==> inputs of job 7551 <==
==> flow/design.v <==
`timescale 1ns / 1ps
module qtwosComp(
    input [N-2:0] a,
    output [2*N-1:0] b
    );
	reg [2*N-1:0] data;
	reg [2*N-1:0] flip;
	reg [2*N-1:0] out;
	parameter Q = 15;
	parameter N = 32;
	assign b = out;
	always @*
	begin
		data <= a;		 
	end
	always @*
	begin
		flip <= ~a;
	end
	always @*
	begin
		out <= flip + 1;
	end
endmodule
`timescale 1ns / 1ps
module qmult(
    input [N-1:0] a,
    input [N-1:0] b,
    output [N-1:0] c
    );
	wire [2*N-1:0] a_ext;
	wire [2*N-1:0] b_ext;
	wire [2*N-1:0] r_ext;
	reg [2*N-1:0] a_mult;
	reg [2*N-1:0] b_mult;
	reg [2*N-1:0] result;
	reg [N-1:0] retVal;
	parameter Q = 8;
	parameter N = 20;
	qtwosComp #(Q,N) comp_a (a[N-2:0], a_ext);
	qtwosComp #(Q,N) comp_b (b[N-2:0], b_ext);
	qtwosComp #(Q,N) comp_r (result[N-2+Q:Q], r_ext);
	assign c = retVal;
	always @*
	begin
		if(a[N-1] == 1)
			a_mult <= a_ext;
		else
			a_mult <= a;
		if(b[N-1] == 1)
			b_mult <= b_ext;
		else
			b_mult <= b;		
	end 
	always @*
	begin
		result <= a_mult * b_mult;
	end
	always @*
	begin		
		if((a[N-1] == 1 && b[N-1] == 0) || (a[N-1] == 0 && b[N-1] == 1)) begin
			retVal[N-1] <= 1;
			retVal[N-2:0] <= r_ext[N-2:0];
		end
		else begin
			retVal[N-1] <= 0;
			retVal[N-2:0] <= result[N-2+Q:Q];
		end
	end
endmodule
`timescale 1ns / 1ps
module qadd(
    input [N-1:0] a,
    input [N-1:0] b,
    output reg [N-1:0] c
    );
	parameter Q = 15;
	parameter N = 28;
reg [N-1:0] res;
always @* begin
    if ( res[N-2:0] == 0 )
        c = 0;
    else
        c = res;
end
always @*
begin
	if(a[N-1] == 1 && b[N-1] == 1) begin
		res[N-1] = 1;
		res[N-2:0] = a[N-2:0] + b[N-2:0];
	end
	else if(a[N-1] == 0 && b[N-1] == 0) begin
		res[N-1] = 0;
		res[N-2:0] = a[N-2:0] + b[N-2:0];
	end
	else if(a[N-1] == 0 && b[N-1] == 1) begin
		if(a[N-2:0] > b[N-2:0]) begin
			res[N-1] = 0;
			res[N-2:0] = a[N-2:0] - b[N-2:0];
		end
		else begin
			res[N-1] = 1;
		    res[N-2:0] = b[N-2:0] - a[N-2:0];
        end
	end
	else begin
        if(a[N-2:0] > b[N-2:0]) begin
            res[N-1] = 1;
            res[N-2:0] = a[N-2:0] - b[N-2:0];
        end
        else begin
            res[N-1] = 0;
            res[N-2:0] = b[N-2:0] - a[N-2:0];
        end
    end
end
endmodule
`timescale 1ns / 1ps
module negar(
    in,
    neg_in
    );
input logic [N-1:0] in;
output logic [N-1:0] neg_in;
parameter Q = 15;
parameter N = 28;    
logic [N-1:0] aux;
always_comb begin
    if ( in[N-1] == 1) begin
        neg_in[N-1] = 0; 
        neg_in[N-2:0] = in[N-2:0];
    end
    else begin
        neg_in[N-1] = 1;
        neg_in[N-2:0] = in[N-2:0];
    end
end
endmodule
`timescale 1ns / 1ps
module qdiv(
	input [N-1:0] dividend,
	input [N-1:0] divisor,
	input rst,
	input start,
	input clk,
	output reg [N-1:0] quotient_out,
	output complete
	);
	parameter Q = 8;
	parameter N = 20;
	reg [N-1:0] quotient;
	reg [N-1:0] dividend_copy;
	reg [2*(N-1)-1:0] divider_copy;
	reg [5:0] bitn; 
	reg done;
	always @* begin
	   if (dividend[N-2:0] == 0 )
	       quotient_out = 0;
       else
           quotient_out = quotient;
	end
	assign complete = done;
	always @( posedge clk ) 
	begin
		if( rst )
			done <= 1'b1;
		else if( done && start ) begin
			done <= 1'b0;
			bitn <= N+Q-2;
			quotient <= 0;
			dividend_copy <= {1'b0,dividend[N-2:0]};
			divider_copy[2*(N-1)-1] <= 0;
			divider_copy[2*(N-1)-2:N-2] <= divisor[N-2:0];
			divider_copy[N-3:0] <= 0;
			if((dividend[N-1] == 1 && divisor[N-1] == 0) || (dividend[N-1] == 0 && divisor[N-1] == 1))
				quotient[N-1] <= 1;
			else
				quotient[N-1] <= 0;
		end 
		else if(!done) begin
			if(dividend_copy >= divider_copy) begin
				dividend_copy <= dividend_copy - divider_copy;
				quotient[bitn] <= 1'b1;
			end
			divider_copy <= divider_copy >> 1;
			if(bitn == 0)
				done <= 1'b1;
			bitn <= bitn - 1;	
		end
	end
endmodule
`timescale 1ns / 1ps
module bits2temp1(
    clk,
    rst,
    start,
    yk,
    done,
    yT
    );
input wire clk;
input wire rst;
input wire start;
input wire [11:0] yk;
output reg done;
output reg [N-1:0] yT;
parameter Q = 15;
parameter N = 28;
localparam V = 163840;   
localparam inv_res_V = 40662109;  
localparam gain = 9863168;  
localparam c = 32932;  
localparam b = 6619300;   
localparam betha = 8511169;  
localparam dos = 65536;  
localparam S_IDLE = 3'd0;
localparam S_D1S  = 3'd1;
localparam S_D1W  = 3'd2;
localparam S_D2S  = 3'd3;
localparam S_D2W  = 3'd4;
localparam S_D3S  = 3'd5;
localparam S_D3W  = 3'd6;
reg [2:0] state;
reg [N-1:0] bits;
reg [N-1:0] Vg;
reg [N-1:0] gain_Vg;
wire st1 = (state == S_D1S);
wire st2 = (state == S_D2S);
wire st3 = (state == S_D3S);
wire done1, done2, done3;
wire [N-1:0] q_Vg;
qdiv #(Q,N) div_Vg (bits, inv_res_V, rst, st1, clk, q_Vg, done1);
wire [N-1:0] q_gain_Vg;
qdiv #(Q,N) div1 (gain, Vg, rst, st2, clk, q_gain_Vg, done2);
wire [N-1:0] V_gain_Vg;
qmult #(Q,N) mult1 (V, gain_Vg, V_gain_Vg);
wire [N-1:0] neg_V_gain_Vg;
negar #(Q,N) neg2 (V_gain_Vg,neg_V_gain_Vg);
wire [N-1:0] den;
qadd #(Q,N) sum1 ( neg_V_gain_Vg, c, den);
wire [N-1:0] num;
negar #(Q,N) neg1 (b,num);
wire [N-1:0]  aux1;
qdiv #(Q,N) div2 (num, den, rst, st3, clk, aux1, done3);
wire [N-1:0] t_o;
qmult #(Q,N) mult2 (betha, aux1, t_o);
always @(posedge clk) begin
    done <= 1'b0;
    if (rst) begin
        state <= S_IDLE;
    end
    else begin
        case (state)
        S_IDLE: if (start) begin
                    bits <= {1'b0, (yk == 0) ? 12'd1 : yk, {Q{1'b0}}};
                    state <= S_D1S;
                end
        S_D1S:  state <= S_D1W;
        S_D1W:  if (done1) begin
                    Vg <= q_Vg;
                    state <= S_D2S;
                end
        S_D2S:  state <= S_D2W;
        S_D2W:  if (done2) begin
                    gain_Vg <= q_gain_Vg;
                    state <= S_D3S;
                end
        S_D3S:  state <= S_D3W;
        S_D3W:  if (done3) begin
                    yT <= t_o;
                    done <= 1'b1;
                    state <= S_IDLE;
                end
        default: state <= S_IDLE;
        endcase
    end
end
endmodule
`timescale 1ns / 1ps
module lowpass_filter(
    clk,
    rst,
    start,
    yT,
    yT_filt
    );
input logic clk;
input logic rst;
input logic start;
input logic [N-1:0] yT;
output logic [N-1:0] yT_filt;
parameter Q = 15; 
parameter N = 28;
localparam offset = 0;
localparam neg_a1 = 64567; 
localparam a2 = 31813;
localparam a3 = 0; 
localparam a4 = 0;
localparam a5 = 0; 
localparam b0 = 4;
localparam b1 = 7;
localparam b2 = 4;
localparam b3 = 0;
localparam b4 = 0;
localparam b5 = 0;
logic [N-1:0] a1; 
negar #(Q,N) neg0 (neg_a1,a1);
logic [N-1:0] y0; 
logic [N-1:0] y1; 
logic [N-1:0] y2; 
logic [N-1:0] y3;
logic [N-1:0] y4; 
logic [N-1:0] y5;
logic [N-1:0] u1;  
logic [N-1:0] u2;  
logic [N-1:0] u3;  
logic [N-1:0] u4;  
logic [N-1:0] u5; 
always_ff @(posedge clk) begin
    if (rst) begin
        y5 <= 0;
        y4 <= 0;
        y3 <= 0;
        y2 <= 0;
        y1 <= 0;
        y0 <= 0;
        u5 <= 0;
        u4 <= 0;
        u3 <= 0;
        u2 <= 0;
        u1 <= 0;
    end
    else if (start) begin
        y5 <= y4;
        y4 <= y3;
        y3 <= y2;
        y2 <= y1; 
        y1 <= y0;
        y0 <= yT;
        u5 <= u4; 
        u4 <= u3; 
        u3 <= u2;
        u2 <= u1;
        u1 <=  u0 + offset;
    end
end
logic [N-1:0] yb0; 
qmult #(Q,N) multb0 (b0, y0, yb0);
logic [N-1:0] yb1; 
qmult #(Q,N) multb1 (b1, y1, yb1);
logic [N-1:0] yb2; 
qmult #(Q,N) multb2 (b2, y2, yb2);
logic [N-1:0] yb3; 
qmult #(Q,N) multb3 (b3, y3, yb3);
logic [N-1:0] yb4; 
qmult #(Q,N) multb4 (b4, y4, yb4);
logic [N-1:0] yb5; 
qmult #(Q,N) multb5 (b5, y5, yb5);
logic [N-1:0] auxb0;  
qadd #(Q,N) sumb0 (yb0, yb1, auxb0);
logic [N-1:0] auxb1;  
qadd #(Q,N) sumb1 (yb2, yb3, auxb1);
logic [N-1:0] auxb2;  
qadd #(Q,N) sumb2 (yb4, yb5, auxb2);
logic [N-1:0] auxb3;  
qadd #(Q,N) sumb3 (auxb0, auxb1, auxb3);
logic [N-1:0] yb;  
qadd #(Q,N) sumb (auxb2, auxb3, yb);
logic [N-1:0] ua1; 
qmult #(Q,N) multa1 (a1, u1, ua1);
logic [N-1:0] ua2; 
qmult #(Q,N) multa2 (a2, u2, ua2);
logic [N-1:0] ua3; 
qmult #(Q,N) multa3 (a3, u3, ua3);
logic [N-1:0] ua4; 
qmult #(Q,N) multa4 (a4, u4, ua4);
logic [N-1:0] ua5; 
qmult #(Q,N) multa5 (a5, u5, ua5);
logic [N-1:0] auxa1;  
qadd #(Q,N) suma1 (ua1, ua2, auxa1);
logic [N-1:0] auxa2;  
qadd #(Q,N) suma2 (ua3, ua4, auxa2);
logic [N-1:0] auxa3;  
qadd #(Q,N) suma3 (auxa1, auxa2, auxa3);
logic [N-1:0] ua;  
qadd #(Q,N) suma (auxa3, ua5, ua);
logic [N-1:0] ya; 
negar #(Q,N) nega (ua,ya);
logic [N-1:0] u0;  
qadd #(Q,N) sum_ab (yb, ya, u0);
always_ff @(posedge clk) begin
    yT_filt <= u0; 
end
endmodule
`timescale 1ns / 1ps
module pt100_temp (
    input  wire        clk,
    input  wire        rst,
    input  wire        in_valid,
    output wire        in_ready,
    input  wire [11:0] yk,
    output wire        out_valid,
    output wire [27:0] temp,
    output wire [27:0] temp_filt,
    output wire        alarm
    );
parameter Q = 15;
parameter N = 28;
localparam HT = 2457600;  
localparam T_IDLE = 2'd0;
localparam T_CONV = 2'd1;
localparam T_FILT = 2'd2;
localparam T_OUT  = 2'd3;
reg [1:0] tstate;
reg alarm_r;
wire conv_done;
wire [N-1:0] yT;
assign in_ready  = (tstate == T_IDLE);
assign out_valid = (tstate == T_OUT);
assign temp      = yT;
assign alarm     = alarm_r;
wire accept = in_valid && in_ready;
bits2temp1 #(Q,N) conv (
    .clk(clk), .rst(rst), .start(accept), .yk(yk), .done(conv_done), .yT(yT));
lowpass_filter #(Q,N) filt (
    .clk(clk), .rst(rst), .start(conv_done), .yT(yT), .yT_filt(temp_filt));
always @(posedge clk) begin
    if (conv_done)
        alarm_r <= (yT > HT);
end
always @(posedge clk) begin
    if (rst)
        tstate <= T_IDLE;
    else begin
        case (tstate)
        T_IDLE: if (accept) tstate <= T_CONV;
        T_CONV: if (conv_done) tstate <= T_FILT;
        T_FILT: tstate <= T_OUT;
        T_OUT:  tstate <= T_IDLE;
        endcase
    end
end
endmodule
==> flow/run.sh <==
#!/bin/bash
# the make line also repeats each setting of config.mk as NAME=value (left out here)
make -C /OpenROAD-flow-scripts/flow DESIGN_CONFIG=/design/flow/config.mk WORK_HOME=/design/flow/orfs CLKGATE_MAP_FILE= finish
==> flow/config.mk <==
export PLATFORM = sky130hd
export DESIGN_NAME = pt100_temp
export DESIGN_NICKNAME = pt100_temp
export VERILOG_FILES = /design/flow/design.v
export SDC_FILE = /design/flow/constraint.sdc
export NUM_CORES = 4
export LEC_CHECK = 0
export CAP_MARGIN = 20
export CORE_MARGIN = 2
export CORE_UTILIZATION = 40
export PLACE_DENSITY = 0.6
export SLEW_MARGIN = 20
==> flow/constraint.sdc <==
create_clock -name core_clock -period 14.7 [get_ports {clk}]
set_input_delay 2.9400 -clock core_clock [delete_from_list [all_inputs] [get_ports {clk}]]
set_output_delay 2.9400 -clock core_clock [all_outputs]
set_load 0.01 [all_outputs]
==> job 8271: changes against job 7551 <==
--- a/flow/config.mk
+++ b/flow/config.mk
@@ -6,7 +6,10 @@
 export NUM_CORES = 4
 export LEC_CHECK = 0
 export CAP_MARGIN = 20
+export CELL_PAD_IN_SITES_GLOBAL_PLACEMENT = 3
 export CORE_MARGIN = 2
 export CORE_UTILIZATION = 40
+export GPL_ROUTABILITY_DRIVEN = 0
+export HOLD_SLACK_MARGIN = 0.06
 export PLACE_DENSITY = 0.6
-export SLEW_MARGIN = 20
+export SLEW_MARGIN = 15
==> flow/constraint.sdc (replaced) <==
create_clock -name core_clock -period 24.0 [get_ports {clk}]
set_input_delay 4.8000 -clock core_clock [delete_from_list [all_inputs] [get_ports {clk}]]
set_output_delay 4.8000 -clock core_clock [all_outputs]
set_load 0.01 [all_outputs]
==> job 8869: changes against job 7551 <==
==> flow/config.mk (replaced) <==
export PLATFORM = sky130hd
export DESIGN_NAME = pt100_temp
export DESIGN_NICKNAME = pt100_temp
export VERILOG_FILES = /design/flow/design.v
export SDC_FILE = /design/flow/constraint.sdc
export NUM_CORES = 4
export LEC_CHECK = 0
export ABC_AREA = 1
export CAP_MARGIN = 20
export CORE_MARGIN = 2
export CORE_UTILIZATION = 65
export CTS_CLUSTER_DIAMETER = 170
export GPL_ROUTABILITY_DRIVEN = 1
export MAX_ROUTING_LAYER = met4
export MIN_ROUTING_LAYER = met1
export PLACE_DENSITY_LB_ADDON = 0.04
export SETUP_SLACK_MARGIN = 0.26
export SLEW_MARGIN = 35
export TNS_END_PERCENT = 5
==> qor summary <==
metric	job 7551	job 8271	job 8869
Status	complete, but fails checks	no timing/DRC/antenna violations	did not finish
Stage where the flow stopped	-	-	5_1_grt
Reasons for failing layout checks	negative setup slack	-	-
Growth of design area from synthesis to finish	29.0%	7.90%	-
Number of remaining DRC errors	0	0	-
Routed length per placed instance	17.5 um	20.3 um	-
Initial DRT Pass Iterations	8	6	-
Largest type area fraction	16.3%	16.3%	15.6%
Net Sw Frac	25.2%	25.3%	-
Critical path's largest stage delay	0.53 ns	0.77 ns	-
Total power of the final layout	4360 uW	2660 uW	-
Worst Setup EP	filt.u1[27]	filt.u1[27]	-
Number of pins with negative max-slew slack in the final report	0	0	-
Post-synthesis cell area	83500 um2	83500 um2	87200 um2
Post-Layout Inst Area	108000 um2	90000 um2	-
Clock-net power	1950 uW	1270 uW	-
Setup_tns	-106.42 ns	0 ns	-
Complex-gate fraction of the synthesized area	15.1%	15.1%	10.9%
Tool warnings	275	274	-
Number of tap cells inserted	2788	2788	-
Sequential fraction of design power	44.1%	44.4%	-
Final core utilization	51.9%	43.4%	-
Count leader, synth	sky130_fd_sc_hd__inv_1	sky130_fd_sc_hd__inv_1	sky130_fd_sc_hd__nand2_1
Power figures rest on the tool's default switching activity, not on a simulated workload.
